## design/flow/config.mk

```make
export PLATFORM = sky130hd
export DESIGN_NAME = softermax
export DESIGN_NICKNAME = softermax
export VERILOG_FILES = /design/flow/design.v
export SDC_FILE = /design/flow/constraint.sdc
export NUM_CORES = 4
export LEC_CHECK = 0
export CAP_MARGIN = 20
export CORE_MARGIN = 2
export CORE_UTILIZATION = 72
export PLACE_DENSITY = 0.67
export SLEW_MARGIN = 20
```

## design/flow/constraint.sdc

```tcl
create_clock -name core_clock -period 14.6 [get_ports {clk}]
set_input_delay 2.9200 -clock core_clock [delete_from_list [all_inputs] [get_ports {clk}]]
set_output_delay 2.9200 -clock core_clock [all_outputs]
set_load 0.01 [all_outputs]
```

## design/flow/design.v

```verilog
module pow2_LUT(
    input logic [1:0] selector, 
    output logic [31:0] out
);
always_comb 
begin
    case(selector)
        2'b00: out = 32'b1_0000000000000000000000000000000;
        2'b01: out = 32'b0_1101011101000100111111001100101;
        2'b10: out = 32'b0_1011010100000100111100110011001;
        2'b11: out = 32'b0_1001100000110111111100000101000;
        default: out = 'b0;
    endcase
end
endmodule
module LPW_pow2 #(
    parameter POW_FW = 15, 
    parameter POW_BW = 16,
    parameter BW = 8, 
    parameter FW = 2
)(
    input [BW-1:0] vec_in,
    output [POW_BW-1:0] vec_out
);
wire [BW-1:FW] int_part;
wire [FW-1:0] frac_part;
wire [BW-1:FW] shift_int;
wire [31:0] LUT_out;
wire [31:0] LUT_inter;
wire [BW-1:0] comp_in;
assign comp_in = ~vec_in + 1;
assign int_part = comp_in[BW-1:FW];
assign frac_part = comp_in[FW-1:0];
pow2_LUT LUT(
    .selector(frac_part),
    .out(LUT_out)
);
assign LUT_inter = LUT_out >> int_part;
assign vec_out = LUT_inter[31:16];
endmodule
module pow2 #(
    parameter BW = 8,
    parameter VEC_SIZE = 5,
    parameter FW = 2,
    parameter POW_BW = 16,
    parameter POW_FW = 15
)(
    input [VEC_SIZE-1:0][BW-1:0] vec_in,
    input [BW-1:0] max_in,
    output [VEC_SIZE-1:0][POW_BW-1:0] pow_out
);
wire [VEC_SIZE-1:0][BW-1:0] normed_in;
genvar i;
generate
    for(i = 0; i < VEC_SIZE; i++)
    begin : c
        assign normed_in[i] = vec_in[i] - max_in;
    end
endgenerate
generate
    for (i = 0; i < VEC_SIZE; i++)
    begin : pow_gen
        LPW_pow2 #(.BW(BW), .FW(FW), .POW_BW(POW_BW), .POW_FW(POW_FW)) power_linear (
            .vec_in(normed_in[i]),
            .vec_out(pow_out[i])
        );
    end
endgenerate
endmodule
module int_max #(
    parameter BW = 8,
    parameter FW = 2,
    parameter VEC_SIZE = 5
    )(
    input wire [VEC_SIZE-1:0][BW-1:0] int_max_in,
    output wire [BW-1:0] max_out
);
wire [2*VEC_SIZE-1:1][BW-1:0] int_max_tree;
function [BW-1:0] ciel;
    input [BW-1:0] in_val;
    begin
        if(in_val[FW-1:0] != 0)
        begin
            ciel = {in_val[BW-1:FW], 2'b00} + {{BW-3{1'b0}},3'b100};
        end
        else
        begin
            ciel = {in_val[BW-1:FW], 2'b00};
        end
    end
endfunction
genvar i;
generate
    for(i = 0; i < VEC_SIZE; i = i + 1)
    begin : base
        assign int_max_tree[i + VEC_SIZE] = ciel(int_max_in[i]);
    end
    for(i = VEC_SIZE-1; i > 0; i = i - 1)
    begin : rest
        assign int_max_tree[i] = ($signed(int_max_tree[i*2]) < $signed(int_max_tree[i*2 + 1]))? int_max_tree[i*2+1] : int_max_tree[i*2];
    end
endgenerate
assign max_out = int_max_tree[1];
endmodule
module reduction #(
    parameter BW = 16,
    parameter FW = 15,
    parameter OUT_BW = 16,
    parameter OUT_FW = 6,
    parameter VEC_SIZE = 5
)(
    input wire [VEC_SIZE-1:0][BW-1:0] vec_in,
    output wire [OUT_BW-1:0] vec_out
);
    wire [2*VEC_SIZE-1:1][31:0] tree;
    genvar i;
    generate
        for(i = 0; i < VEC_SIZE; i++)
        begin : a
            assign tree[i + VEC_SIZE] = {{(32-BW){1'b0}}, vec_in[i]};
        end
        for(i = VEC_SIZE-1; i > 0; i--)
        begin : b
            assign tree[i] = tree[2*i] + tree[2*i+1];
        end
    endgenerate
    assign vec_out = tree[1][24:9];
endmodule
module unnormed_softmax #(
    parameter BW = 8,
    parameter FW = 2,
    parameter POW_BW = 16,
    parameter POW_FW = 15,
    parameter ACCUM_BW = 16,
    parameter ACCUM_FW = 6,
    parameter VEC_SIZE = 4
)(
    input [VEC_SIZE-1:0][BW-1:0] vec_in,
    output [VEC_SIZE-1:0][POW_BW-1:0] vec_out,
    output [BW-1:0] max_out,
    output [ACCUM_BW-1:0] sum_out
);
    wire [BW-1:0] max_val;
    int_max #(.BW(BW), .FW(FW), .VEC_SIZE(VEC_SIZE)) max_instance(
        .int_max_in(vec_in),
        .max_out(max_val)
    );
    wire [VEC_SIZE-1:0][POW_BW-1:0] pow_vals;
    pow2 #( .BW(BW), .VEC_SIZE(VEC_SIZE), .FW(FW), .POW_BW(POW_BW), .POW_FW(POW_FW)) pow_2_unit(
        .vec_in(vec_in),
        .max_in(max_val),
        .pow_out(pow_vals)
    );
    wire [ACCUM_BW-1:0] sum;
    reduction #(.BW(POW_BW), .FW(POW_FW), .OUT_BW(ACCUM_BW), .OUT_FW(ACCUM_FW), .VEC_SIZE(VEC_SIZE)) accum_unit(
        .vec_in(pow_vals),
        .vec_out(sum)
    );
    assign vec_out = pow_vals;
    assign sum_out = sum;
    assign max_out = max_val;
endmodule
module reciep_MLUT (
    input logic [3:0] selector,
    output logic [15:0] value
);
always_comb 
begin  
    case(selector)
        'd0: value = 16'b1000000001000001;
        'd1: value = 16'b1111111111100000;
        'd2: value = 16'b1111111111110110;
        'd3: value = 16'b1111111111111011;
        'd4: value = 16'b1111111111111101;
        'd5: value = 16'b1111111111111110;
        'd6: value = 16'b1111111111111111;
        'd7: value = 16'b1111111111111111;
        'd8: value = 16'b0;
        'd9: value = 16'b0; 
        default:
        value = 'b0;
    endcase
end
endmodule
module reciep_CLUT (
    input logic [3:0] selector,
    output logic [31:0] value
);
always_comb 
begin  
    case(selector)
        'd0: value = 32'b00000000000111111111111111000000;
        'd1: value = 32'b00000000000000000001100000000000;
        'd2: value = 32'b00000000000000000000110101010101;
        'd3: value = 32'b00000000000000000000100101010101;
        'd4: value = 32'b00000000000000000000011100110011;
        'd5: value = 32'b00000000000000000000010111011101;
        'd6: value = 32'b00000000000000000000010001001001;
        'd7: value = 32'b00000000000000000000110101010101;
        'd8: value = 32'b00000000000000000000001111000111;
        'd9: value = 32'b00000000000000000000001101100000;
        default:
        value = 'b0;
    endcase
end
endmodule
module norm #(
    parameter BW = 8,
    parameter ACCUM_BW = 16,
    parameter ACCUM_FW = 6,
    parameter VEC_SIZE = 10
)(
    input [VEC_SIZE-1:0][ACCUM_BW-1:0] vec_in,
    input [ACCUM_BW-1:0] denom_in,
    input [BW-1:0] max,
    output [VEC_SIZE-1:0][31:0] vec_out
);
logic [3:0] sel_wire;
assign sel_wire = denom_in[ACCUM_FW+3:ACCUM_FW];
wire [15:0] m_val;
wire [31:0] c_val;
wire [31:0] reciep_val_mult;
wire [31:0] reciep_val;
reciep_MLUT MLUT(
    .selector(sel_wire),
    .value(m_val)
);
reciep_CLUT CLUT(
    .selector(sel_wire),
    .value(c_val)
);
assign reciep_val_mult = m_val *  denom_in;
assign reciep_val = reciep_val_mult + c_val;
wire [VEC_SIZE-1:0][31:0] div_out;
genvar i;
generate
    for(i = 0; i < VEC_SIZE; i++) 
    begin : a
        assign div_out[i] = vec_in[i] * reciep_val;
    end
endgenerate
generate
    for(i = 0; i < VEC_SIZE; i++) 
    begin : p
        assign vec_out[i] = div_out[i];
    end
endgenerate
endmodule
module softermax #(
    parameter BW = 8,
    parameter FW = 2,
    parameter POW_BW = 16,
    parameter POW_FW = 6,
    parameter ACCUM_BW = 16,
    parameter ACCUM_FW = 6,
    parameter VEC_SIZE = 10
)(
    input clk,
    input  [VEC_SIZE*BW-1:0] unnormed_in,
    output [VEC_SIZE*32-1:0] final_softmax
);
    logic [ACCUM_BW-1:0] sum_out;
    logic [VEC_SIZE-1:0][POW_BW-1:0] pow_out;
    logic [BW-1:0] max_out;
    logic [ACCUM_BW-1:0] sum_out_q;
    logic [VEC_SIZE-1:0][POW_BW-1:0] pow_out_q;
    logic [BW-1:0] max_out_q;
    logic [VEC_SIZE-1:0][31:0] soft_out;
    logic [VEC_SIZE-1:0][31:0] soft_out_q;
    logic [VEC_SIZE-1:0][BW-1:0] unnormed_in_q;
    always_ff @(posedge clk)
    begin
        unnormed_in_q <= unnormed_in;
        sum_out_q <= sum_out;
        pow_out_q <= pow_out;
        max_out_q <= max_out;
        soft_out_q <= soft_out;
    end
    unnormed_softmax #(.VEC_SIZE(VEC_SIZE), .BW(BW), .FW(FW), .POW_BW(POW_BW), .POW_FW(POW_FW), .ACCUM_BW(ACCUM_BW), .ACCUM_FW(ACCUM_FW)) unnormed_instance(
        .vec_in(unnormed_in_q),
        .vec_out(pow_out),
        .sum_out(sum_out),
        .max_out(max_out)
    );
    norm #(.VEC_SIZE(VEC_SIZE), .BW(BW), .ACCUM_BW(ACCUM_BW), .ACCUM_FW(ACCUM_FW)) norm_unit(
        .vec_in(pow_out_q),
        .denom_in(sum_out_q),
        .max(max_out_q),
        .vec_out(soft_out)
    );
    assign final_softmax = soft_out_q;
endmodule
```

## design/flow/run.sh

```bash
#!/bin/bash
# the make line also repeats each setting of config.mk as NAME=value (left out here)
make -C /OpenROAD-flow-scripts/flow DESIGN_CONFIG=/design/flow/config.mk WORK_HOME=/design/flow/orfs CLKGATE_MAP_FILE= finish
```

==> flow_metrics.tcl, run 1 <==
# metrics dict for downstream scripts
set metrics [dict create \
    status "finished with violations" \
    failed_layout_checks "negative setup slack" \
    std_cell_rows 164 \
    drv_cap 0 \
    grt_pass1_vias 134000 \
    track_usage_pct 44.5 \
    final.setup_skew_ns 0.0437 \
    die_x_um 453 \
    grt_max_degree 104 \
    crit_path_start "unnormed_in_q[49]" \
    root_buffer "clkbuf_16" \
    slew_violations 0 \
    hpwl_um 337000 \
    holdPathEnd "soft_out_q[256]" \
    r2r_slack_ns -2.16 \
    yosysUniqueCellTypes 98 \
    top_area_cell "fa_1" \
    hold_class "reg -> reg" \
    post-route-period-util_pct 115 \
    cts_made_buffers 80 \
    logic_family "adder cells" \
    setup_viol 32 \
    drt_iter0_drc 11500 \
    warnings 94 \
    ys_sh_xor_pct 4.48 \
    drt_wl_total_um 444000 \
    tightest_slew_ns 1.22 \
    syn_area_per_cell_um2 8.87 \
    synth-main-ff-cell "dfxtp_1" \
    fp_util_pct 72.6 \
    critPathKind "reg -> reg" \
    final_nets 21400 \
    die_area_um2 205000 \
    ios 401 \
    cp-end-kind "flip-flop" \
    cts_tree "done" \
    simple_gate_area_share_pct 16.7 \
    cp.arrival_ns 17.37 \
    hold_start "pow_out_q[128]" \
    synth-edff-count 0 \
    top_cells_by_area "fa_1 (45%), inv_1 (9.1%), ha_1 (8.6%)" \
    setup-tns-final_ns -55.97 \
    relSlewSlack_pct 18.6 \
    synthesis.nets 20700 \
    drc 0 \
    rsz0062_at_grt "true" \
    ctsHoldBuffers 0 \
    fmax_mhz 59.7 \
    htree_levels 3 \
    rr_worst_depth 91 \
    overflow 0 \
    crit_cells 91 \
    cp-endpoint "norm_unit.c_val[8]" \
    cp_slowest_cell "fa_1" \
    clk_path_buf_depth 3 \
    vias_per_cell 6.01 \
    yosys_warnings 5 \
    antenna_found_initial 33 \
    cp_common_cell "ha_4" \
    r2r_end "norm_unit.c_val[8]" \
    start_kind "flip-flop" \
    required_ns 15.21 \
    worst_slack_ns -2.16 \
    port_buffers 400 \
    ys_sh_mux_pct 1.09 \
    vias 119000 \
    path_delay_family "AND-OR/OR-AND gates" \
    syn_inst 16400 \
    wl_per_cell_um 22.4 \
    cts_sinks 592 \
    crit_path_max_incr_delay_ns 0.52 \
    place_congestion 0.997 \
    die_h_um 453 \
    core_um2 200000 \
    path_clk_slew_ns 0.06 \
    grt_pass1_wl_um 706000 \
    hold_violations 0 \
    postSynth.asyncResetShare_pct 0 \
    rr_startpoint "unnormed_in_q[49]" \
    worstSkewPairLatency_ns 0.77 \
    compound_area_share_pct 4.80 \
    ys_cells 16400 \
    ys_top_cells_by_count "inv_1 (3512), fa_1 (3253), nand2_1 (2945), and2_1 (1181), ha_1 (997)" \
    postRouteAntennaNets 0 \
    synth.top_cell.area_share_pct 44.8 \
    period_needed_ns 16.76 \
    cp_max_fo 6 \
    ys.flops 592 \
    yosysChipArea_um2 145000 \
    netlist_area_um2 145000 \
    area_delta_synth_final_pct 12.4 \
    first_pass_iters 9 \
    hold_depth 1 \
    top_cell "inv_1" \
    ys_seq_share_pct 8.16 \
    fa_ha_area_share_pct 53.4 \
    worst-path-buf-inv 16 \
]
[routing by layer]
layer | vias up | track usage, % | wire, um
li1 | 49500 | - | -
met1 | 58800 | 53.6 | 150000
met2 | 8246 | 70.9 | 206000
met3 | 2558 | 11.7 | 53000
met4 | 28 | 29.2 | 35000
met5 | - | 0 | 195
[cell type report]
class / instances / area (um2)
multi-input combinational: 11400 / 119000
fill: 11600 / 36800
inverter: 3515 / 13200
timing repair buffer: 1515 / 13000
sequential: 592 / 11900
tap: 2656 / 3320
clock buffer: 103 / 2290
clock inverter: 43 / 718
antenna: 21 / 52.6
[stage by stage]
stage | instances | hold WS (ns) | setup WS (ns) | instance area (um2) | utilization (%)
final | 19800 | 0.737 | -2.16 | 163000 | 81.6
after detailed placement | 19600 | 0.737 | -2.75 | 158000 | 79.1
after global routing | 19800 | 0.716 | -2.91 | 163000 | 81.6
after global placement | 19600 | 0.739 | -2.32 | 158000 | 79.1
after CTS | 19800 | 0.743 | -1.92 | 162000 | 81.1
after floorplan | 16400 | 0.571 | -1.64 | 146000 | -
[timing repair]
| action | 4_1_cts | 5_1_grt |
|---|---|---|
| hold endpoints to repair | 0 | 0 |
| buffers inserted | 61 | 41 |
| gates resized | 126 | 117 |
| pin swaps | 72 | 62 |
| cloned | 1 | 4 |
| setup endpoints to repair | 32 | 42 |
==> run 2: changes to the inputs <==
CAP_MARGIN = 10   (was 20)
CTS_CLUSTER_SIZE = 35   (was unset)
HOLD_SLACK_MARGIN = -0.08   (was unset)
PLACE_DENSITY = unset   (was 0.67)
SETUP_SLACK_MARGIN = 1.57   (was unset)
TNS_END_PERCENT = 5   (was unset)
clock period = 13.8 ns   (was 14.6 ns; I/O delays follow)
==> flow_metrics.tcl, run 2 <==
# metrics dict for downstream scripts
set metrics [dict create \
    synthesis.nets 20700 \
    clk_path_buf_depth 3 \
    path_delay_family "adder cells" \
    failed_layout_checks "negative setup slack" \
    cp-end-kind "flip-flop" \
    crit_path_start "unnormed_in_q[56]" \
    fp_util_pct 72.6 \
    first_pass_iters 17 \
    cp_common_cell "inv_1" \
    port_buffers 400 \
    die_x_um 453 \
    antenna_found_initial 43 \
    synth-main-ff-cell "dfxtp_1" \
    hold_depth 2 \
    logic_area_um2 120000 \
    hold_class "reg -> reg" \
    final_area_um2 166000 \
    cp_slowest_cell "fa_1" \
    syn_inst 16400 \
    crit_path_max_incr_delay_ns 0.54 \
    setup_viol 35 \
    ys_cells 16400 \
    yosys_warnings 5 \
    die_area_um2 205000 \
    synth.top_cell.area_share_pct 44.8 \
    dpl.cell_count 19900 \
    rsz0062_at_grt "true" \
    r2r_end "norm_unit.m_val[1]" \
    rr_startpoint "unnormed_in_q[56]" \
    cts_made_buffers 78 \
    top_cell "inv_1" \
    compound_area_share_pct 4.80 \
    ys_seq_share_pct 8.16 \
    ys_sh_xor_pct 4.48 \
    fmax_mhz 59.9 \
    path_clk_slew_ns 0.06 \
    hpwl_um 359000 \
    worstSkewPairLatency_ns 0.78 \
    vias_per_cell 6.24 \
    simple_gate_area_share_pct 16.7 \
    logic_family "adder cells" \
    postRouteAntennaNets 0 \
    rr_worst_depth 92 \
    fill_cells 10300 \
    grt_max_degree 97 \
    cp_max_fo 6 \
    syn_area_per_cell_um2 8.87 \
    ys_sh_mux_pct 1.09 \
    std_cell_rows 164 \
    fin_cells 20100 \
    hold_violations 0 \
    cp.arrival_ns 17.38 \
    place_congestion 1.01 \
    track_usage_pct 47.9 \
    core_um2 200000 \
    final.setup_skew_ns 0.0589 \
    r2r_slack_ns -2.90 \
    worst_slack_ns -2.90 \
    hold_slack_ns 0.787 \
    cts_tree "done" \
    postSynth.asyncResetShare_pct 0 \
    hold_start "pow_out_q[144]" \
    holdPathEnd "soft_out_q[288]" \
    ios 401 \
    crit_cells 92 \
    ys.flops 592 \
    yosysUniqueCellTypes 98 \
    root_buffer "clkbuf_16" \
    warnings 91 \
    cp-endpoint "norm_unit.m_val[1]" \
    start_kind "flip-flop" \
    die_h_um 453 \
    cts_sinks 592 \
    top_area_cell "fa_1" \
    top_cells_by_area "fa_1 (45%), inv_1 (9.1%), ha_1 (8.6%)" \
    wl_per_cell_um 24.6 \
    worst-path-buf-inv 18 \
    status "finished with violations" \
    placed_area_um2 161000 \
    overflow 0 \
    seq_area_um2 11900 \
    grt_pass1_wl_um 753000 \
    htree_levels 3 \
    grt_pass1_vias 141000 \
    period_needed_ns 16.70 \
    yosysChipArea_um2 145000 \
    drt_wl_total_um 494000 \
    netlist_area_um2 145000 \
    final_nets 21700 \
    tightest_slew_ns 1.31 \
    slew_violations 0 \
    synth-edff-count 0 \
    critPathKind "reg -> reg" \
    area_delta_synth_final_pct 14.4 \
    ys_top_cells_by_count "inv_1 (3512), fa_1 (3253), nand2_1 (2945), and2_1 (1181), ha_1 (997)" \
    relSlewSlack_pct 12.5 \
    ctsHoldBuffers 0 \
    post-route-period-util_pct 121 \
    vias 125000 \
    drc 0 \
    drt_iter0_drc 15300 \
    fa_ha_area_share_pct 53.4 \
    drv_cap 0 \
    required_ns 14.49 \
]
-- run 2: final cells by class --
cell class              instances  area share (%)
multi-input cells           11400            72.1
repair buffers               1780            9.18
inverters                    3515            7.95
flip-flops and latches        592            7.14
well taps                    2656            2.00
clock buffers                  97            1.28
clock inverters                44           0.345
diodes                         33          0.0497
-- run 2: repair_timing --
action | 4_1_cts | 5_1_grt
setup buffers | 42 | 12
setup endpoints to repair | 106 | 128
pin swaps | 84 | 88
gates resized | 215 | 237
gates cloned | 0 | 0
-- run 2: metrics by stage --
step                      TNS, ns  utilization [%]  setup WS (ns)
after CTS                  -73.16             82.3          -2.67
after global placement     -83.81             80.3          -3.09
after detailed placement   -97.27             80.3          -3.45
after floorplan            -60.56                -          -2.51
after global routing      -106.23             83.0          -3.77
final                      -79.91             83.1          -2.90
-- run 2: layer usage --
metal	vias to the layer above	track usage, %	wire [um]
li1	50100	-	-
met1	60300	55.2	155000
met2	10700	74.9	221000
met3	4211	15.1	67500
met4	26	36.9	49900
met5	-	0	441
==> run 3: changes to the inputs <==
HOLD_SLACK_MARGIN = unset   (was -0.08)
SETUP_SLACK_MARGIN = -1.06   (was 1.57)
SLEW_MARGIN = 30   (was 20)
TNS_END_PERCENT = unset   (was 5)
clock period = 13.2 ns   (was 13.8 ns; I/O delays follow)
==> flow_metrics.tcl, run 3 <==
# metrics dict for downstream scripts
set metrics [dict create \
    cp_max_fo 8 \
    ys_sh_mux_pct 1.09 \
    fin_cells 20200 \
    drc 0 \
    cts_tree "done" \
    rr_worst_depth 89 \
    synth-main-ff-cell "dfxtp_1" \
    clk_path_buf_depth 3 \
    cp-endpoint "norm_unit.c_val[8]" \
    hold_depth 2 \
    start_kind "flip-flop" \
    fmax_mhz 59.0 \
    grt_max_degree 88 \
    rsz0062_at_grt "true" \
    vias 122000 \
    r2r_end "norm_unit.c_val[8]" \
    failed_layout_checks "negative setup slack" \
    ys_seq_share_pct 8.16 \
    worstSkewPairLatency_ns 0.78 \
    worst-path-buf-inv 13 \
    area_delta_synth_final_pct 13.7 \
    status "finished with violations" \
    track_usage_pct 46.7 \
    post-route-period-util_pct 128 \
    period_needed_ns 16.94 \
    synth-edff-count 0 \
    cts_made_buffers 78 \
    antenna_found_initial 33 \
    top_cells_by_area "fa_1 (45%), inv_1 (9.1%), ha_1 (8.6%)" \
    simple_gate_area_share_pct 16.7 \
    hold_start "pow_out_q[144]" \
    holdPathEnd "soft_out_q[288]" \
    final_area_um2 165000 \
    grt_pass1_vias 138000 \
    warnings 91 \
    compound_area_share_pct 4.80 \
    htree_levels 3 \
    drv_cap 0 \
    first_pass_iters 9 \
    final_nets 21700 \
    netlist_area_um2 145000 \
    die_h_um 453 \
    top_area_cell "fa_1" \
    ys.flops 592 \
    yosysUniqueCellTypes 98 \
    fill_cells 10900 \
    rr_startpoint "unnormed_in_q[57]" \
    slew_violations 0 \
    hold_violations 0 \
    postSynth.asyncResetShare_pct 0 \
    relSlewSlack_pct 20.5 \
    port_buffers 400 \
    cp_common_cell "a21oi_2" \
    final.setup_skew_ns 0.0418 \
    vias_per_cell 6.06 \
    top_cell "inv_1" \
    tightest_slew_ns 1.19 \
    logic_family "adder cells" \
    path_clk_slew_ns 0.06 \
    ys_sh_xor_pct 4.48 \
    crit_path_start "unnormed_in_q[57]" \
    ctsHoldBuffers 0 \
    placed_area_um2 162000 \
    synthesis.nets 20700 \
    required_ns 13.81 \
    syn_area_per_cell_um2 8.87 \
    std_cell_rows 164 \
    postRouteAntennaNets 0 \
    syn_inst 16400 \
    setup_viol 42 \
    core_um2 200000 \
    hold_slack_ns 0.846 \
    yosysChipArea_um2 145000 \
    place_congestion 0.965 \
    die_x_um 453 \
    grt_pass1_wl_um 736000 \
    r2r_slack_ns -3.74 \
    fp_util_pct 72.6 \
    wl_per_cell_um 23.2 \
    crit_cells 89 \
    cts_sinks 592 \
    cp-end-kind "flip-flop" \
    dpl.cell_count 20000 \
    synth.top_cell.area_share_pct 44.8 \
    fa_ha_area_share_pct 53.4 \
    critPathKind "reg -> reg" \
    ys_top_cells_by_count "inv_1 (3512), fa_1 (3253), nand2_1 (2945), and2_1 (1181), ha_1 (997)" \
    crit_path_max_incr_delay_ns 0.50 \
    die_area_um2 205000 \
    path_delay_family "adder cells" \
    yosys_warnings 5 \
    cp.arrival_ns 17.55 \
    root_buffer "clkbuf_16" \
    hold_class "reg -> reg" \
    hpwl_um 359000 \
    ios 401 \
    overflow 0 \
    cp_slowest_cell "fa_1" \
    worst_slack_ns -3.74 \
    drt_iter0_drc 13000 \
    drt_wl_total_um 467000 \
    ys_cells 16400 \
]
run 3: stage by stage:
| stage | worst slack, ns | setup TNS [ns] | util (%) |
|---|---|---|---|
| final | -3.74 | -109.33 | 82.6 |
| after global routing | -4.56 | -141.11 | 82.6 |
| after CTS | -3.41 | -97.95 | 82.4 |
| after detailed placement | -4.01 | -117.30 | 80.8 |
| after global placement | -3.77 | -106.67 | 80.7 |
| after floorplan | -3.04 | -78.55 | - |
run 3: timing repair:
item / CTS / global route
setup buffers: 22 / 12
gates cloned: 2 / 0
gates resized: 75 / 51
endpoints found under the setup margin: 32 / 37
pin swaps: 40 / 30
run 3: cell type report:
cell class                      instances  area [um2]  area share [%]
Antenna cell                           19        47.5          0.0288
Clock buffer                           94        2170            1.31
Clock inverter                         47         573           0.347
Inverter                             3515       13200            7.99
Multi-Input combinational cell      11400      118000            71.6
Sequential cell                       592       11900            7.18
Tap cell                             2656        3320            2.01
Timing Repair Buffer                 1843       15800            9.54
Timing Repair inverter                  1        3.75         0.00227
run 3: per-layer routing:
metal | vias to the layer above | GRT usage [%] | routed length [um]
met4 | 28 | 32.6 | 39600
met1 | 59400 | 55.3 | 154000
met5 | - | 0 | 183
met2 | 9263 | 73.3 | 212000
li1 | 50200 | - | -
met3 | 3335 | 14.0 | 60600
==> run 4: changes to the inputs <==
CAP_MARGIN = 15   (was 10)
CORE_UTILIZATION = 70   (was 72)
CTS_CLUSTER_DIAMETER = 142   (was unset)
CTS_CLUSTER_SIZE = 38   (was 35)
SETUP_SLACK_MARGIN = 2.74   (was -1.06)
SLEW_MARGIN = 20   (was 30)
clock period = 9.49 ns   (was 13.2 ns; I/O delays follow)
==> flow_metrics.tcl, run 4 <==
# collected from the flow reports
set metrics [dict create \
    dpl.cell_count 21000 \
    yosysChipArea_um2 145000 \
    stop_error "[ERROR GRT-0232] Routing congestion too high. Check the congestion heatmap in the GUI." \
    dp_slack_ns -7.73 \
    top_area_cell "fa_1" \
    ys_seq_share_pct 8.16 \
    die_area_um2 211000 \
    yosysUniqueCellTypes 98 \
    ys_top_cells_by_count "inv_1 (3512), fa_1 (3253), nand2_1 (2945), and2_1 (1181), ha_1 (997)" \
    logic_family "adder cells" \
    synth-main-ff-cell "dfxtp_1" \
    ys_sh_mux_pct 1.09 \
    port_buffers 400 \
    synth-edff-count 0 \
    ys.flops 592 \
    simple_gate_area_share_pct 16.7 \
    die_h_um 460 \
    compound_area_share_pct 4.80 \
    top_cell "inv_1" \
    fp_util_pct 70.3 \
    overflow 1284 \
    ys_cells 16400 \
    postSynth.asyncResetShare_pct 0 \
    std_cell_rows 167 \
    clk_path_buf_depth 3 \
    track_usage_pct 79.2 \
    yosys_warnings 5 \
    core_um2 207000 \
    synthesis.nets 20700 \
    cts_sinks 592 \
    top_cells_by_area "fa_1 (45%), inv_1 (9.1%), ha_1 (8.6%)" \
    fa_ha_area_share_pct 53.4 \
    placed_area_um2 172000 \
    ios 401 \
    cts_made_buffers 31 \
    place_congestion 1.02 \
    haltStage "5_1_grt" \
    htree_levels 1 \
    syn_inst 16400 \
    hpwl_um 419000 \
    synth.top_cell.area_share_pct 44.8 \
    status "did not finish" \
    die_x_um 460 \
    ys_sh_xor_pct 4.48 \
    ctsHoldBuffers 0 \
    syn_area_per_cell_um2 8.87 \
    root_buffer "clkbuf_16" \
    netlist_area_um2 145000 \
]
run 4: what timing repair did:
action                     in CTS
buffers inserted              121
pin swaps                     151
setup endpoints to repair     462
resized                       367
gates cloned                    7
run 4: per-layer routing:
layer	track usage, %	GRT overflow
met2	92.7	563
met1	78.8	146
met4	71.4	346
met5	56.1	32
met3	69.7	197
==> run 5: changes to the inputs <==
CAP_MARGIN = 20   (was 15)
CORE_UTILIZATION = 72   (was 70)
CTS_CLUSTER_DIAMETER = 235   (was 142)
CTS_CLUSTER_SIZE = unset   (was 38)
PLACE_DENSITY = 0.67   (was unset)
SETUP_SLACK_MARGIN = -1.01   (was 2.74)
clock period = 10.0 ns   (was 9.49 ns; I/O delays follow)
==> flow_metrics.tcl, run 5 <==
# collected from the flow reports
set metrics [dict create \
    postSynth.asyncResetShare_pct 0 \
    syn_area_per_cell_um2 8.87 \
    core_um2 200000 \
    port_buffers 400 \
    fp_util_pct 72.6 \
    top_area_cell "fa_1" \
    ys_top_cells_by_count "inv_1 (3512), fa_1 (3253), nand2_1 (2945), and2_1 (1181), ha_1 (997)" \
    status "did not finish" \
    hpwl_um 405000 \
    synth.top_cell.area_share_pct 44.8 \
    place_congestion 1.02 \
    synth-main-ff-cell "dfxtp_1" \
    yosys_warnings 5 \
    ys_cells 16400 \
    die_x_um 453 \
    logic_family "adder cells" \
    simple_gate_area_share_pct 16.7 \
    ys.flops 592 \
    yosysChipArea_um2 145000 \
    synthesis.nets 20700 \
    syn_inst 16400 \
    overflow 515 \
    yosysUniqueCellTypes 98 \
    die_area_um2 205000 \
    ys_sh_xor_pct 4.48 \
    ys_seq_share_pct 8.16 \
    compound_area_share_pct 4.80 \
    cts_made_buffers 78 \
    netlist_area_um2 145000 \
    top_cell "inv_1" \
    std_cell_rows 164 \
    top_cells_by_area "fa_1 (45%), inv_1 (9.1%), ha_1 (8.6%)" \
    die_h_um 453 \
    htree_levels 3 \
    ctsHoldBuffers 0 \
    track_usage_pct 75.7 \
    synth-edff-count 0 \
    placed_area_um2 169000 \
    cts_sinks 592 \
    ys_sh_mux_pct 1.09 \
    fa_ha_area_share_pct 53.4 \
    stop_error "[ERROR GRT-0116] Global routing finished with congestion. Check the congestion regions in the DRC Viewer." \
    root_buffer "clkbuf_16" \
    ios 401 \
    clk_path_buf_depth 3 \
    dpl.cell_count 20800 \
    haltStage "5_1_grt" \
]
run 5: what timing repair did:
item,in CTS
resized,635
buffers inserted,242
hold endpoints to repair,0
gates cloned,24
pin swaps,415
endpoints found under the setup margin,176
run 5: layer usage:
metal  overflow  GRT usage [%]
met5          1           45.0
met4        201           72.7
met3         24           62.5
met2        278           90.0
met1         11           75.9
run 5: through the flow:
step / util (%) / TNS [ns] / worst slack, ns
CTS: 88.3 / -382.36 / -6.49
detailed placement: 84.3 / -494.79 / -7.14
global placement: 84.3 / -405.97 / -6.84
floorplan: - / -255.77 / -6.24
==> run 6: changes to the inputs <==
CAP_MARGIN = 0   (was 20)
CELL_PAD_IN_SITES_DETAIL_PLACEMENT = 0   (was unset)
CELL_PAD_IN_SITES_GLOBAL_PLACEMENT = 1   (was unset)
CORE_ASPECT_RATIO = 1.68   (was unset)
CORE_UTILIZATION = 55   (was 72)
CTS_CLUSTER_DIAMETER = unset   (was 235)
GPL_ROUTABILITY_DRIVEN = 0   (was unset)
GPL_TIMING_DRIVEN = 1   (was unset)
MAX_ROUTING_LAYER = met4   (was unset)
PLACE_DENSITY = 0.6   (was 0.67)
SETUP_SLACK_MARGIN = -1.12   (was -1.01)
SLEW_MARGIN = 10   (was 20)
clock period = 15.8 ns   (was 10.0 ns; I/O delays follow)
==> flow_metrics.tcl, run 6 <==
# metrics dict for downstream scripts
set metrics [dict create \
    ys_seq_share_pct 8.16 \
    required_ns 16.43 \
    r2r_end "norm_unit.c_val[8]" \
    syn_area_per_cell_um2 8.87 \
    hpwl_um 359000 \
    track_usage_pct 36.1 \
    ys_sh_xor_pct 4.48 \
    yosys_warnings 5 \
    relSlewSlack_pct 22.6 \
    critPathKind "reg -> reg" \
    rr_startpoint "unnormed_in_q[66]" \
    fa_ha_area_share_pct 53.4 \
    synthesis.nets 20700 \
    ys.flops 592 \
    ios 401 \
    ys_top_cells_by_count "inv_1 (3512), fa_1 (3253), nand2_1 (2945), and2_1 (1181), ha_1 (997)" \
    die_area_um2 268000 \
    drc 0 \
    rsz0062_at_grt "true" \
    compound_area_share_pct 4.80 \
    placed_area_um2 158000 \
    failed_layout_checks "negative setup slack" \
    cp.arrival_ns 17.85 \
    cp_common_cell "inv_1" \
    overflow 0 \
    cp-end-kind "flip-flop" \
    yosysChipArea_um2 145000 \
    final.setup_skew_ns 0.0432 \
    port_buffers 400 \
    fp_util_pct 55.3 \
    antenna_found_initial 36 \
    path_clk_slew_ns 0.07 \
    root_buffer "clkbuf_16" \
    warnings 92 \
    postSynth.asyncResetShare_pct 0 \
    r2r_slack_ns -1.42 \
    top_cells_by_area "fa_1 (45%), inv_1 (9.1%), ha_1 (8.6%)" \
    slew_violations 0 \
    crit_cells 87 \
    top_cell "inv_1" \
    crit_path_max_incr_delay_ns 0.53 \
    std_cell_rows 244 \
    netlist_area_um2 145000 \
    drt_iter0_drc 6742 \
    ctsHoldBuffers 0 \
    die_h_um 670 \
    drv_cap 0 \
    hold_depth 2 \
    cp_slowest_cell "fa_1" \
    grt_max_degree 85 \
    setup-tns-final_ns -26.41 \
    hold_class "reg -> reg" \
    grt_pass1_wl_um 719000 \
    cp-endpoint "norm_unit.c_val[8]" \
    ys_cells 16400 \
    yosysUniqueCellTypes 98 \
    path_delay_family "adder cells" \
    setup_viol 30 \
    die_x_um 401 \
    hold_slack_ns 0.823 \
    post-route-period-util_pct 109 \
    start_kind "flip-flop" \
    first_pass_iters 8 \
    period_needed_ns 17.22 \
    core_um2 263000 \
    vias_per_cell 5.55 \
    wl_per_cell_um 22.5 \
    vias 113000 \
    holdPathEnd "soft_out_q[224]" \
    post-route-util_pct 61.4 \
    htree_levels 3 \
    ys_sh_mux_pct 1.09 \
    fmax_mhz 58.1 \
    cts_sinks 592 \
    synth-edff-count 0 \
    rr_worst_depth 87 \
    cp_max_fo 6 \
    cts_tree "done" \
    top_area_cell "fa_1" \
    final_area_um2 161000 \
    hold_start "pow_out_q[112]" \
    logic_family "adder cells" \
    crit_path_start "unnormed_in_q[66]" \
    drt_wl_total_um 460000 \
    grt_pass1_vias 127000 \
    worst_slack_ns -1.42 \
    worstSkewPairLatency_ns 0.77 \
    worst-path-buf-inv 14 \
    tightest_slew_ns 1.16 \
    final_nets 21200 \
    area_delta_synth_final_pct 11.1 \
    syn_inst 16400 \
    postRouteAntennaNets 0 \
    synth.top_cell.area_share_pct 44.8 \
    status "finished with violations" \
    clk_path_buf_depth 3 \
    hold_violations 0 \
    simple_gate_area_share_pct 16.7 \
    cts_made_buffers 75 \
    synth-main-ff-cell "dfxtp_1" \
]
run 6: stage by stage:
stage,worst slack (ns),cells
6_report,-1.42,20400
5_1_grt,-2.23,20400
4_1_cts,-1.47,20400
3_5_place_dp,-2.27,20200
3_3_place_gp,-1.66,20200
2_1_floorplan,-1.11,16400
run 6: area by class of cell:
cell class / count / area [um2]
antenna: 15 / 37.5
clock buffer: 94 / 2090
clock inverter: 45 / 554
fill: 23200 / 101000
inverter: 3515 / 13200
multi-input combinational: 11400 / 118000
sequential: 592 / 11900
tap: 3444 / 4310
timing repair buffer: 1321 / 11400
run 6: repair_timing:
action | in CTS | in global routing
pin swaps | 16 | 42
resized | 37 | 107
cloned | 0 | 1
setup endpoints to repair | 26 | 31
setup buffers | 15 | 16
run 6: metal layers:
metal	up-vias	routed length, um	track usage, %
li1	49100	-	-
met1	58400	158000	38.5
met5	-	0	-
met3	1496	28400	5.23
met4	0	35400	23.0
met2	4204	237000	62.6
==> run 7: changes to the inputs <==
CAP_MARGIN = 20   (was 0)
CELL_PAD_IN_SITES_DETAIL_PLACEMENT = unset   (was 0)
CELL_PAD_IN_SITES_GLOBAL_PLACEMENT = unset   (was 1)
CORE_ASPECT_RATIO = unset   (was 1.68)
CORE_UTILIZATION = 65   (was 55)
GPL_ROUTABILITY_DRIVEN = unset   (was 0)
GPL_TIMING_DRIVEN = unset   (was 1)
MAX_ROUTING_LAYER = unset   (was met4)
PLACE_DENSITY = unset   (was 0.6)
SETUP_SLACK_MARGIN = 3.46   (was -1.12)
SLEW_MARGIN = 20   (was 10)
clock period = 12.8 ns   (was 15.8 ns; I/O delays follow)
==> flow_metrics.tcl, run 7 <==
# metrics dict for downstream scripts
set metrics [dict create \
    ys.flops 592 \
    simple_gate_area_share_pct 16.7 \
    hold_class "reg -> reg" \
    wl_per_cell_um 21.6 \
    cp.arrival_ns 17.26 \
    path_delay_family "AND-OR/OR-AND gates" \
    post-route-period-util_pct 130 \
    htree_levels 3 \
    ys_sh_xor_pct 4.48 \
    drt_wl_total_um 444000 \
    postRouteAntennaNets 0 \
    cp-end-kind "flip-flop" \
    logic_family "adder cells" \
    ys_cells 16400 \
    final_area_um2 169000 \
    r2r_slack_ns -3.80 \
    hold_violations 0 \
    critPathKind "reg -> reg" \
    rsz0062_at_grt "true" \
    setup-tns-final_ns -107.82 \
    synth.top_cell.area_share_pct 44.8 \
    slew_violations 0 \
    worstSkewPairLatency_ns 0.77 \
    netlist_area_um2 145000 \
    yosysUniqueCellTypes 98 \
    worst-path-buf-inv 17 \
    worst_slack_ns -3.80 \
    area_delta_synth_final_pct 16.3 \
    yosys_warnings 5 \
    placed_area_um2 163000 \
    ios 401 \
    fmax_mhz 60.2 \
    fa_ha_area_share_pct 53.4 \
    place_congestion 0.955 \
    yosysChipArea_um2 145000 \
    r2r_end "norm_unit.c_val[6]" \
    cp_slowest_cell "fa_1" \
    top_cells_by_area "fa_1 (45%), inv_1 (9.1%), ha_1 (8.6%)" \
    crit_path_start "unnormed_in_q[57]" \
    core_um2 222000 \
    cts_sinks 592 \
    ys_top_cells_by_count "inv_1 (3512), fa_1 (3253), nand2_1 (2945), and2_1 (1181), ha_1 (997)" \
    fp_util_pct 65.4 \
    port_buffers 400 \
    compound_area_share_pct 4.80 \
    status "finished with violations" \
    cts_tree "done" \
    path_clk_slew_ns 0.08 \
    hold_depth 1 \
    grt_pass1_vias 130000 \
    ctsHoldBuffers 0 \
    relSlewSlack_pct 30.1 \
    synthesis.nets 20700 \
    rr_worst_depth 90 \
    dp_slack_ns -4.45 \
    drc 0 \
    hold_slack_ns 0.718 \
    period_needed_ns 16.60 \
    die_h_um 477 \
    rr_startpoint "unnormed_in_q[57]" \
    syn_area_per_cell_um2 8.87 \
    cp-endpoint "norm_unit.c_val[6]" \
    track_usage_pct 39.9 \
    failed_layout_checks "negative setup slack" \
    std_cell_rows 173 \
    hold_start "pow_out_q[128]" \
    cts_made_buffers 80 \
    syn_inst 16400 \
    crit_path_max_incr_delay_ns 0.52 \
    start_kind "flip-flop" \
    hpwl_um 342000 \
    top_area_cell "fa_1" \
    grt_max_degree 88 \
    overflow 0 \
    fill_cells 15500 \
    holdPathEnd "soft_out_q[256]" \
    synth-edff-count 0 \
    crit_cells 90 \
    vias 117000 \
    first_pass_iters 8 \
    clk_path_buf_depth 3 \
    vias_per_cell 5.70 \
    postSynth.asyncResetShare_pct 0 \
    final.setup_skew_ns 0.0421 \
    die_area_um2 227000 \
    cp_max_fo 6 \
    synth-main-ff-cell "dfxtp_1" \
    drv_cap 0 \
    ys_sh_mux_pct 1.09 \
    root_buffer "clkbuf_16" \
    tightest_slew_ns 1.05 \
    final_nets 21900 \
    warnings 91 \
    top_cell "inv_1" \
    ys_seq_share_pct 8.16 \
    die_x_um 477 \
    grt_pass1_wl_um 707000 \
    required_ns 13.46 \
    antenna_found_initial 27 \
    setup_viol 32 \
    drt_iter0_drc 9804 \
]
## run 7: area by class of cell
class | instances | area, um2 | area share (%)
Multi-Input combinational cell | 11400 | 120000 | 71.1
Inverter | 3515 | 13200 | 7.82
Timing Repair Buffer | 1965 | 17000 | 10.1
Clock buffer | 97 | 2250 | 1.33
Antenna cell | 10 | 25.0 | 0.0148
Clock inverter | 50 | 619 | 0.366
Sequential cell | 592 | 11900 | 7.03
Tap cell | 2975 | 3720 | 2.20
## run 7: stage by stage
stage | cells | utilization [%]
finish | 20600 | 76.0
global route | 20600 | 76.0
CTS | 20500 | 75.3
detailed placement | 20300 | 73.3
global placement | 20300 | 73.3
floorplan | 16400 | -
## run 7: what timing repair did
| action | in CTS | in global routing |
|---|---|---|
| pin swaps | 93 | 106 |
| buffers inserted | 74 | 41 |
| gates resized | 241 | 189 |
| gates cloned | 2 | 5 |
| endpoints found under the setup margin | 401 | 406 |
## run 7: metal layers
metal,up-vias,share of wire [%],GRT usage [%],wire [um]
met3,1544,11,9.13,46800
met2,6446,46,63.9,205000
met4,10,6.0,20.0,26500
met1,58900,37,51.2,166000
met5,-,0.021,0,94
li1,50400,-,-,-
==> run 8: changes to the inputs <==
ABC_AREA = 1   (was unset)
CAP_MARGIN = 15   (was 20)
CORE_ASPECT_RATIO = 0.58   (was unset)
CORE_MARGIN = 3   (was 2)
CORE_UTILIZATION = 40   (was 65)
CTS_CLUSTER_SIZE = 85   (was unset)
GPL_ROUTABILITY_DRIVEN = 1   (was unset)
GPL_TIMING_DRIVEN = 0   (was unset)
MAX_ROUTING_LAYER = met4   (was unset)
PLACE_DENSITY_LB_ADDON = 0.26   (was unset)
SETUP_SLACK_MARGIN = unset   (was 3.46)
SLEW_MARGIN = 40   (was 20)
TNS_END_PERCENT = 75   (was unset)
clock period = 17.5 ns   (was 12.8 ns; I/O delays follow)
==> flow_metrics.tcl, run 8 <==
# metrics dict for downstream scripts
set metrics [dict create \
    htree_levels 3 \
    path_delay_family "adder cells" \
    vias_per_cell 5.28 \
    synth.top_cell.area_share_pct 45.9 \
    cp_slowest_cell "xor2_1" \
    antenna_found_initial 117 \
    cp-endpoint "norm_unit.m_val[14]" \
    dpl.cell_count 22400 \
    fin_cells 22800 \
    clk_path_buf_depth 3 \
    top_layer_used "met4" \
    worst-path-buf-inv 19 \
    drt_iter0_drc 15400 \
    grt_pass1_vias 119000 \
    logic_family "adder cells" \
    yosysChipArea_um2 142000 \
    synth-edff-count 0 \
    crit_path_start "unnormed_in_q[49]" \
    wirelength_met1_um 297000 \
    die_x_um 788 \
    r2r_slack_ns 1.15 \
    status "no timing/DRC/antenna violations" \
    vias 120000 \
    cts_tree "done" \
    worstSkewPairLatency_ns 0.82 \
    ys_sh_mux_pct 0.0564 \
    start_kind "flip-flop" \
    fp_util_pct 40.4 \
    hold_start "pow_out_q[80]" \
    ys_sh_xor_pct 4.10 \
    cp-end-kind "flip-flop" \
    rr_startpoint "unnormed_in_q[49]" \
    fa_ha_area_share_pct 54.7 \
    grt_max_degree 16 \
    die_h_um 460 \
    cts_sinks 592 \
    path_clk_slew_ns 0.06 \
    std_cell_rows 165 \
    drv_cap 0 \
    crit_path_max_incr_delay_ns 0.70 \
    warnings 86 \
    r2r_end "norm_unit.m_val[14]" \
    post-route-period-util_pct 93.4 \
    drt_wl_total_um 685000 \
    cts_made_buffers 72 \
    slew_violations 0 \
    die_area_um2 362000 \
    port_buffers 400 \
    simple_gate_area_share_pct 15.1 \
    setup_viol 0 \
    post-route-util_pct 45.6 \
    root_buffer "clkbuf_16" \
    relSlewSlack_pct 29.5 \
    cp_max_fo 10 \
    overflow 0 \
    top_cells_by_area "fa_1 (46%), inv_1 (11%), nand2_1 (10%)" \
    wl_per_cell_um 30.1 \
    final_area_um2 160000 \
    critPathKind "reg -> reg" \
    cp.arrival_ns 17.03 \
    period_needed_ns 16.35 \
    ios 401 \
    holdPathEnd "soft_out_q[160]" \
    yosysUniqueCellTypes 62 \
    met3_length_um 122000 \
    hold_depth 3 \
    final.setup_skew_ns 0.125 \
    track_usage_pct 39.0 \
    area_delta_synth_final_pct 12.7 \
    wl_met2_um 238000 \
    hpwl_um 581000 \
    postRouteAntennaNets 0 \
    hold_slack_ns 0.682 \
    top_area_cell "fa_1" \
    syn_area_per_cell_um2 8.27 \
    rr_worst_depth 83 \
    synth-main-ff-cell "dfxtp_1" \
    core_um2 351000 \
    drc 0 \
    syn_inst 17200 \
    compound_area_share_pct 4.15 \
    hold_class "reg -> reg" \
    postSynth.asyncResetShare_pct 0 \
    ys_top_cells_by_count "inv_1 (4247), nand2_1 (3946), fa_1 (3253), nor2_1 (1157), ha_1 (997)" \
    ys.flops 592 \
    hold_violations 0 \
    yosys_warnings 5 \
    crit_cells 83 \
    ys_cells 17200 \
    place_congestion 1.09 \
    cp_common_cell "inv_1" \
    netlist_area_um2 142000 \
    fmax_mhz 61.2 \
    grt_pass1_wl_um 949000 \
    first_pass_iters 6 \
    ys_seq_share_pct 8.35 \
    required_ns 18.18 \
    placed_area_um2 156000 \
    synthesis.nets 21500 \
    final_nets 22100 \
    tightest_slew_ns 1.06 \
    top_cell "inv_1" \
]
run 8: area by class of cell:
| class | instances | area, um2 |
|---|---|---|
| Fill cell | 35000 | 191000 |
| Multi-Input combinational cell | 11500 | 111000 |
| Inverter | 4308 | 16200 |
| Sequential cell | 592 | 11900 |
| Timing Repair Buffer | 575 | 7830 |
| Tap cell | 4676 | 5850 |
| Buffer | 796 | 3620 |
| Clock buffer | 84 | 1880 |
| Clock inverter | 48 | 649 |
| Antenna cell | 232 | 581 |
run 8: repair_timing:
item                                    in CTS  in global routing
pin swaps                                    1                  4
buffers inserted                             1                  6
endpoints found under the setup margin      24                 30
cloned                                       0                  0
resized                                     16                 56
hold buffers                                 0                  0
run 8: stage by stage:
stage | setup slack, ns | setup TNS [ns]
detailed placement | -0.845 | -13.82
floorplan | 2.02 | 0
global route | -0.0298 | -0.0762
CTS | 0.112 | 0
finish | 1.15 | 0
global placement | -3.73 | -102.75
run 8: routing by layer:
| layer | vias up | global-route usage (%) |
|---|---|---|
| li1 | 50800 | - |
| met1 | 60600 | 54.5 |
| met2 | 7873 | 45.9 |
| met3 | 938 | 21.9 |
| met4 | 0 | 12.7 |
| met5 | - | - |
==> run 9: changes to the inputs <==
CAP_MARGIN = 20   (was 15)
CORE_ASPECT_RATIO = unset   (was 0.58)
CORE_MARGIN = 2   (was 3)
CORE_UTILIZATION = 72   (was 40)
CTS_CLUSTER_SIZE = unset   (was 85)
GPL_ROUTABILITY_DRIVEN = unset   (was 1)
GPL_TIMING_DRIVEN = unset   (was 0)
MAX_ROUTING_LAYER = unset   (was met4)
PLACE_DENSITY_LB_ADDON = unset   (was 0.26)
SLEW_MARGIN = 20   (was 40)
TNS_END_PERCENT = unset   (was 75)
clock period = 15.8 ns   (was 17.5 ns; I/O delays follow)
==> flow_metrics.tcl, run 9 <==
# metrics dict for downstream scripts
set metrics [dict create \
    status "no timing/DRC/antenna violations" \
    vias_per_cell 5.82 \
    final.setup_skew_ns 0.0468 \
    ys_top_cells_by_count "inv_1 (4247), nand2_1 (3946), fa_1 (3253), nor2_1 (1157), ha_1 (997)" \
    die_x_um 448 \
    simple_gate_area_share_pct 15.1 \
    yosysUniqueCellTypes 62 \
    hold_depth 3 \
    top_cell "inv_1" \
    cp_max_fo 8 \
    worst_slack_ns 0.649 \
    synth-main-ff-cell "dfxtp_1" \
    cts_made_buffers 80 \
    top_area_cell "fa_1" \
    drc 0 \
    antenna_found_initial 41 \
    compound_area_share_pct 4.15 \
    die_area_um2 201000 \
    r2r_slack_ns 0.65 \
    drv_cap 0 \
    grt_max_degree 101 \
    rr_worst_depth 98 \
    path_delay_family "adder cells" \
    root_buffer "clkbuf_16" \
    grt_pass1_wl_um 686000 \
    drt_wl_total_um 442000 \
    path_clk_slew_ns 0.06 \
    warnings 91 \
    track_usage_pct 45.5 \
    dp_slack_ns -0.0791 \
    std_cell_rows 162 \
    place_congestion 0.988 \
    top_cells_by_area "fa_1 (46%), inv_1 (11%), nand2_1 (10%)" \
    synth.top_cell.area_share_pct 45.9 \
    fill_cells 13900 \
    ios 401 \
    wl_per_cell_um 22.2 \
    relSlewSlack_pct 11.4 \
    worstSkewPairLatency_ns 0.79 \
    cp.arrival_ns 15.78 \
    ctsHoldBuffers 0 \
    final_nets 21500 \
    hold_class "reg -> reg" \
    cts_sinks 592 \
    cp-end-kind "flip-flop" \
    drt_iter0_drc 12700 \
    cp_slowest_cell "fa_1" \
    cts_tree "done" \
    worst-path-buf-inv 21 \
    fa_ha_area_share_pct 54.7 \
    crit_path_max_incr_delay_ns 0.48 \
    cp-endpoint "norm_unit.c_val[7]" \
    yosysChipArea_um2 142000 \
    ys.flops 592 \
    cp_common_cell "nand2_1" \
    setup-tns-final_ns 0 \
    ys_cells 17200 \
    crit_cells 98 \
    post-route-util_pct 78.3 \
    vias 116000 \
    period_needed_ns 15.15 \
    setup_viol 0 \
    hold_start "pow_out_q[32]" \
    postSynth.asyncResetShare_pct 0 \
    fmax_mhz 66.0 \
    clk_path_buf_depth 3 \
    postRouteAntennaNets 0 \
    ys_sh_xor_pct 4.10 \
    port_buffers 400 \
    r2r_end "norm_unit.c_val[7]" \
    area_delta_synth_final_pct 7.81 \
    rr_startpoint "unnormed_in_q[73]" \
    grt_pass1_vias 121000 \
    hold_violations 0 \
    htree_levels 3 \
    fp_util_pct 72.6 \
    synthesis.nets 21500 \
    hpwl_um 332000 \
    first_pass_iters 9 \
    required_ns 16.43 \
    netlist_area_um2 142000 \
    slew_violations 0 \
    syn_area_per_cell_um2 8.27 \
    crit_path_start "unnormed_in_q[73]" \
    overflow 0 \
    logic_family "adder cells" \
    critPathKind "reg -> reg" \
    holdPathEnd "soft_out_q[64]" \
    core_um2 195000 \
    ys_seq_share_pct 8.35 \
    hold_slack_ns 0.706 \
    tightest_slew_ns 1.33 \
    start_kind "flip-flop" \
    ys_sh_mux_pct 0.0564 \
    yosys_warnings 5 \
    post-route-period-util_pct 95.9 \
    die_h_um 448 \
    synth-edff-count 0 \
    syn_inst 17200 \
]
[run 9: through the flow]
step	std cells	cell area, um2
finish	19900	153000
global route	19900	153000
CTS	19900	152000
detailed placement	19700	149000
global placement	19700	149000
floorplan	17200	142000
[run 9: cell type report]
class                   instances  area [um2]  share of cell area [%]
well taps                    2624        3280                    2.15
multi-input cells           11500      112000                    72.9
flip-flops and latches        592       11900                    7.75
repair buffers                764        7020                    4.59
clock inverters                47         732                   0.479
clock buffers                  99        2210                    1.45
inverters                    4308       16200                    10.6
diodes                         32        80.1                  0.0524
repair inverters                2        15.0                 0.00982
[run 9: repair_timing]
action                                  4_1_cts  5_1_grt
endpoints found under the setup margin        7       28
pin swaps                                     0       39
cloned                                        0        3
gates resized                                 2      150
setup buffers                                 1       27
[run 9: layer usage]
metal / up-vias / track usage, % / wire [um] / share of wire, %
li1: 49300 / - / - / -
met1: 56800 / 58.3 / 154000 / 35
met2: 7943 / 67.7 / 188000 / 43
met3: 2015 / 16.4 / 67600 / 15
met4: 38 / 24.8 / 31600 / 7.2
met5: - / 0.122 / 272 / 0.062
==> run 10: changes to the inputs <==
ABC_AREA = unset   (was 1)
CELL_PAD_IN_SITES_GLOBAL_PLACEMENT = 2   (was unset)
CORE_UTILIZATION = 40   (was 72)
CTS_CLUSTER_DIAMETER = 107   (was unset)
HOLD_SLACK_MARGIN = -0.02   (was unset)
MIN_ROUTING_LAYER = met2   (was unset)
clock period = 22.7 ns   (was 15.8 ns; I/O delays follow)
==> flow_metrics.tcl, run 10 <==
# metrics dict for downstream scripts
set metrics [dict create \
    simple_gate_area_share_pct 16.7 \
    slew_violations 0 \
    fa_ha_area_share_pct 53.4 \
    warnings 89 \
    root_buffer "clkbuf_16" \
    top_cell "inv_1" \
    postSynth.asyncResetShare_pct 0 \
    overflow 0 \
    final.setup_skew_ns 0.0994 \
    setup-tns-final_ns 0 \
    r2r_slack_ns 1.95 \
    grt_pass1_wl_um 760000 \
    dpl.cell_count 21000 \
    worst-path-buf-inv 13 \
    vias 146000 \
    ys_sh_mux_pct 1.09 \
    port_buffers 400 \
    cp_slowest_cell "mux2i_2" \
    yosysChipArea_um2 145000 \
    r2r_end "norm_unit.c_val[8]" \
    tightest_slew_ns 1.14 \
    cp-end-kind "flip-flop" \
    ctsHoldBuffers 0 \
    seq_area_um2 11900 \
    drt_iter0_drc 19800 \
    ctsResizeCount 0 \
    synth-main-ff-cell "dfxtp_1" \
    cp-endpoint "norm_unit.c_val[8]" \
    wl_per_cell_um 23.4 \
    core_um2 362000 \
    critPathKind "reg -> reg" \
    top_area_cell "fa_1" \
    first_pass_iters 10 \
    yosys_warnings 5 \
    cp.arrival_ns 21.50 \
    period_needed_ns 20.75 \
    cts_sinks 592 \
    fp_util_pct 40.1 \
    crit_cells 89 \
    post_cts_buffers 0 \
    ys.flops 592 \
    ios 401 \
    fill_cells 35700 \
    hold_violations 0 \
    die_x_um 607 \
    postRouteAntennaNets 0 \
    place_congestion 0.992 \
    hold_depth 2 \
    holdPathEnd "soft_out_q[32]" \
    cp_max_fo 12 \
    post-route-period-util_pct 91.4 \
    synth-edff-count 0 \
    hold_start "pow_out_q[16]" \
    path_delay_family "AND-OR/OR-AND gates" \
    cts_tree "done" \
    ys_sh_xor_pct 4.48 \
    worstSkewPairLatency_ns 0.94 \
    die_h_um 607 \
    vias_per_cell 6.88 \
    rr_worst_depth 89 \
    syn_area_per_cell_um2 8.87 \
    netlist_area_um2 145000 \
    logic_area_um2 117000 \
    synth.top_cell.area_share_pct 44.8 \
    die_area_um2 368000 \
    top_cells_by_area "fa_1 (45%), inv_1 (9.1%), ha_1 (8.6%)" \
    crit_path_start "unnormed_in_q[64]" \
    setup_viol 0 \
    synthesis.nets 20700 \
    relSlewSlack_pct 22.1 \
    area_delta_synth_final_pct 9.00 \
    required_ns 23.45 \
    drc 0 \
    fmax_mhz 48.2 \
    std_cell_rows 221 \
    fin_cells 21200 \
    final_nets 20600 \
    track_usage_pct 41.2 \
    status "no timing/DRC/antenna violations" \
    hold_class "reg -> reg" \
    crit_path_max_incr_delay_ns 0.75 \
    drv_cap 0 \
    compound_area_share_pct 4.80 \
    hpwl_um 372000 \
    yosysUniqueCellTypes 98 \
    ys_top_cells_by_count "inv_1 (3512), fa_1 (3253), nand2_1 (2945), and2_1 (1181), ha_1 (997)" \
    htree_levels 3 \
    logic_family "adder cells" \
    ys_cells 16400 \
    grt_pass1_vias 177000 \
    ys_seq_share_pct 8.16 \
    grt_max_degree 84 \
    start_kind "flip-flop" \
    antenna_found_initial 18 \
    clk_path_buf_depth 4 \
    drt_wl_total_um 498000 \
    rsz0062_at_grt "false" \
    cp_common_cell "inv_1" \
    cts_made_buffers 97 \
    final_area_um2 158000 \
    syn_inst 16400 \
    placed_area_um2 155000 \
    path_clk_slew_ns 0.06 \
    rr_startpoint "unnormed_in_q[64]" \
]
[run 10: stage by stage]
step	utilization, %	setup WS (ns)	hold slack [ns]
2_1_floorplan	-	4.75	0.571
3_3_place_gp	42.8	1.85	0.786
3_5_place_dp	42.8	1.88	0.792
4_1_cts	43.7	1.75	0.795
5_1_grt	43.7	0.0227	0.832
6_report	43.8	1.95	0.810
[run 10: per-layer routing]
metal  track usage [%]  vias up  part of all wire, %
met5              13.4        -                 0.83
met4              6.03      133                  7.2
met3              58.5     3627                   43
met2              46.7    40200                   49
met1                 -    54400                    0
li1                  -    47800                    -
[run 10: final cells by class]
class,instances,area share [%]
Inverter,3515,8.33
Tap cell,4794,3.79
Multi-Input combinational cell,11400,74.1
Clock buffer,119,1.69
Clock inverter,55,0.420
Antenna cell,74,0.117
Sequential cell,592,7.52
Timing Repair Buffer,711,4.07
==> run 11: changes to the inputs <==
CELL_PAD_IN_SITES_GLOBAL_PLACEMENT = unset   (was 2)
CORE_ASPECT_RATIO = 0.58   (was unset)
CTS_CLUSTER_DIAMETER = unset   (was 107)
CTS_CLUSTER_SIZE = 77   (was unset)
GPL_TIMING_DRIVEN = 0   (was unset)
HOLD_SLACK_MARGIN = unset   (was -0.02)
MAX_ROUTING_LAYER = met5   (was unset)
MIN_ROUTING_LAYER = unset   (was met2)
PLACE_DENSITY_LB_ADDON = 0.26   (was unset)
clock period = 17.5 ns   (was 22.7 ns; I/O delays follow)
==> flow_metrics.tcl, run 11 <==
# metrics dict for downstream scripts
set metrics [dict create \
    warnings 89 \
    hpwl_um 551000 \
    yosysUniqueCellTypes 98 \
    postRouteAntennaNets 0 \
    holdPathEnd "soft_out_q[287]" \
    cts_made_buffers 68 \
    drc 0 \
    syn_area_per_cell_um2 8.87 \
    synth-main-ff-cell "dfxtp_1" \
    netlist_area_um2 145000 \
    status "finished with violations" \
    hold_depth 3 \
    rsz0062_at_grt "true" \
    fin_cells 22200 \
    grt_pass1_vias 117000 \
    tightest_slew_ns 1.34 \
    hold_start "pow_out_q[131]" \
    drt_wl_total_um 651000 \
    top_cell "inv_1" \
    fa_ha_area_share_pct 53.4 \
    top_area_cell "fa_1" \
    final_nets 21500 \
    ios 401 \
    period_needed_ns 18.20 \
    yosysChipArea_um2 145000 \
    track_usage_pct 35.2 \
    placed_area_um2 159000 \
    fp_util_pct 40.2 \
    drt_iter0_drc 15600 \
    vias 121000 \
    vias_per_cell 5.44 \
    rr_startpoint "unnormed_in_q[65]" \
    synth-edff-count 0 \
    dpl.cell_count 21700 \
    antenna_found_initial 139 \
    ys_top_cells_by_count "inv_1 (3512), fa_1 (3253), nand2_1 (2945), and2_1 (1181), ha_1 (997)" \
    final.setup_skew_ns 0.0523 \
    path_clk_slew_ns 0.07 \
    die_h_um 463 \
    synth.top_cell.area_share_pct 44.8 \
    worstSkewPairLatency_ns 0.78 \
    logic_family "adder cells" \
    simple_gate_area_share_pct 16.7 \
    hold_violations 0 \
    failed_layout_checks "negative setup slack" \
    die_area_um2 368000 \
    die_x_um 795 \
    hold_class "reg -> reg" \
    final_area_um2 165000 \
    ys_sh_mux_pct 1.09 \
    synthesis.nets 20700 \
    grt_max_degree 16 \
    critPathKind "reg -> reg" \
    post-route-util_pct 45.6 \
    slew_violations 0 \
    cp.arrival_ns 18.85 \
    grt_pass1_wl_um 914000 \
    seq_area_um2 11900 \
    logic_area_um2 119000 \
    area_delta_synth_final_pct 13.3 \
    first_pass_iters 8 \
    fill_cells 35300 \
    ys_cells 16400 \
    ys.flops 592 \
    root_buffer "clkbuf_16" \
    required_ns 18.15 \
    wl_per_cell_um 29.4 \
    post-route-period-util_pct 104 \
    place_congestion 1.08 \
    syn_inst 16400 \
    crit_path_start "unnormed_in_q[65]" \
    crit_path_max_incr_delay_ns 0.64 \
    clk_path_buf_depth 3 \
    postSynth.asyncResetShare_pct 0 \
    setup_viol 24 \
    ys_sh_xor_pct 4.48 \
    cts_sinks 592 \
    start_kind "flip-flop" \
    yosys_warnings 5 \
    drv_cap 0 \
    std_cell_rows 168 \
    cp-end-kind "flip-flop" \
    cp_max_fo 6 \
    r2r_slack_ns -0.70 \
    htree_levels 3 \
    setup-tns-final_ns -11.08 \
    crit_cells 94 \
    cp_common_cell "a21oi_2" \
    relSlewSlack_pct 10.9 \
    cts_tree "done" \
    compound_area_share_pct 4.80 \
    port_buffers 400 \
    worst_slack_ns -0.701 \
    core_um2 361000 \
    path_delay_family "adder cells" \
    overflow 0 \
    top_cells_by_area "fa_1 (45%), inv_1 (9.1%), ha_1 (8.6%)" \
    cp_slowest_cell "fa_2" \
    rr_worst_depth 94 \
    ctsHoldBuffers 0 \
    fmax_mhz 54.9 \
    cp-endpoint "norm_unit.c_val[9]" \
    ys_seq_share_pct 8.16 \
    worst-path-buf-inv 22 \
    r2r_end "norm_unit.c_val[9]" \
]
==> run 11: per-stage QoR <==
step           setup WS (ns)  hold WS [ns]
6_report              -0.701         0.616
5_1_grt                -1.35         0.655
4_1_cts               -0.118         0.610
3_5_place_dp           -4.81         0.604
3_3_place_gp           -4.73         0.608
2_1_floorplan        0.00489         0.571
==> run 11: metal layers <==
metal | part of all wire (%) | vias up | track usage (%)
li1 | - | 49800 | -
met1 | 43 | 61100 | 51.1
met5 | 0.20 | - | 0.658
met3 | 19 | 996 | 21.5
met2 | 34 | 8639 | 41.5
met4 | 3.9 | 74 | 11.7
==> run 11: layout make-up <==
| type | instances | share of cell area (%) |
|---|---|---|
| Multi-Input combinational cell | 11400 | 72.2 |
| Inverter | 3515 | 8.04 |
| Sequential cell | 592 | 7.22 |
| Timing Repair Buffer | 685 | 4.93 |
| Tap cell | 4845 | 3.68 |
| Buffer | 882 | 2.30 |
| Clock buffer | 87 | 1.14 |
| Clock inverter | 33 | 0.254 |
| Antenna cell | 141 | 0.214 |
==> run 11: repair_timing <==
action | CTS | global route
endpoints found under the setup margin | 32 | 32
pin swaps | 94 | 106
hold endpoints to repair | 0 | 0
setup buffers | 116 | 59
resized | 318 | 138
cloned | 2 | 0
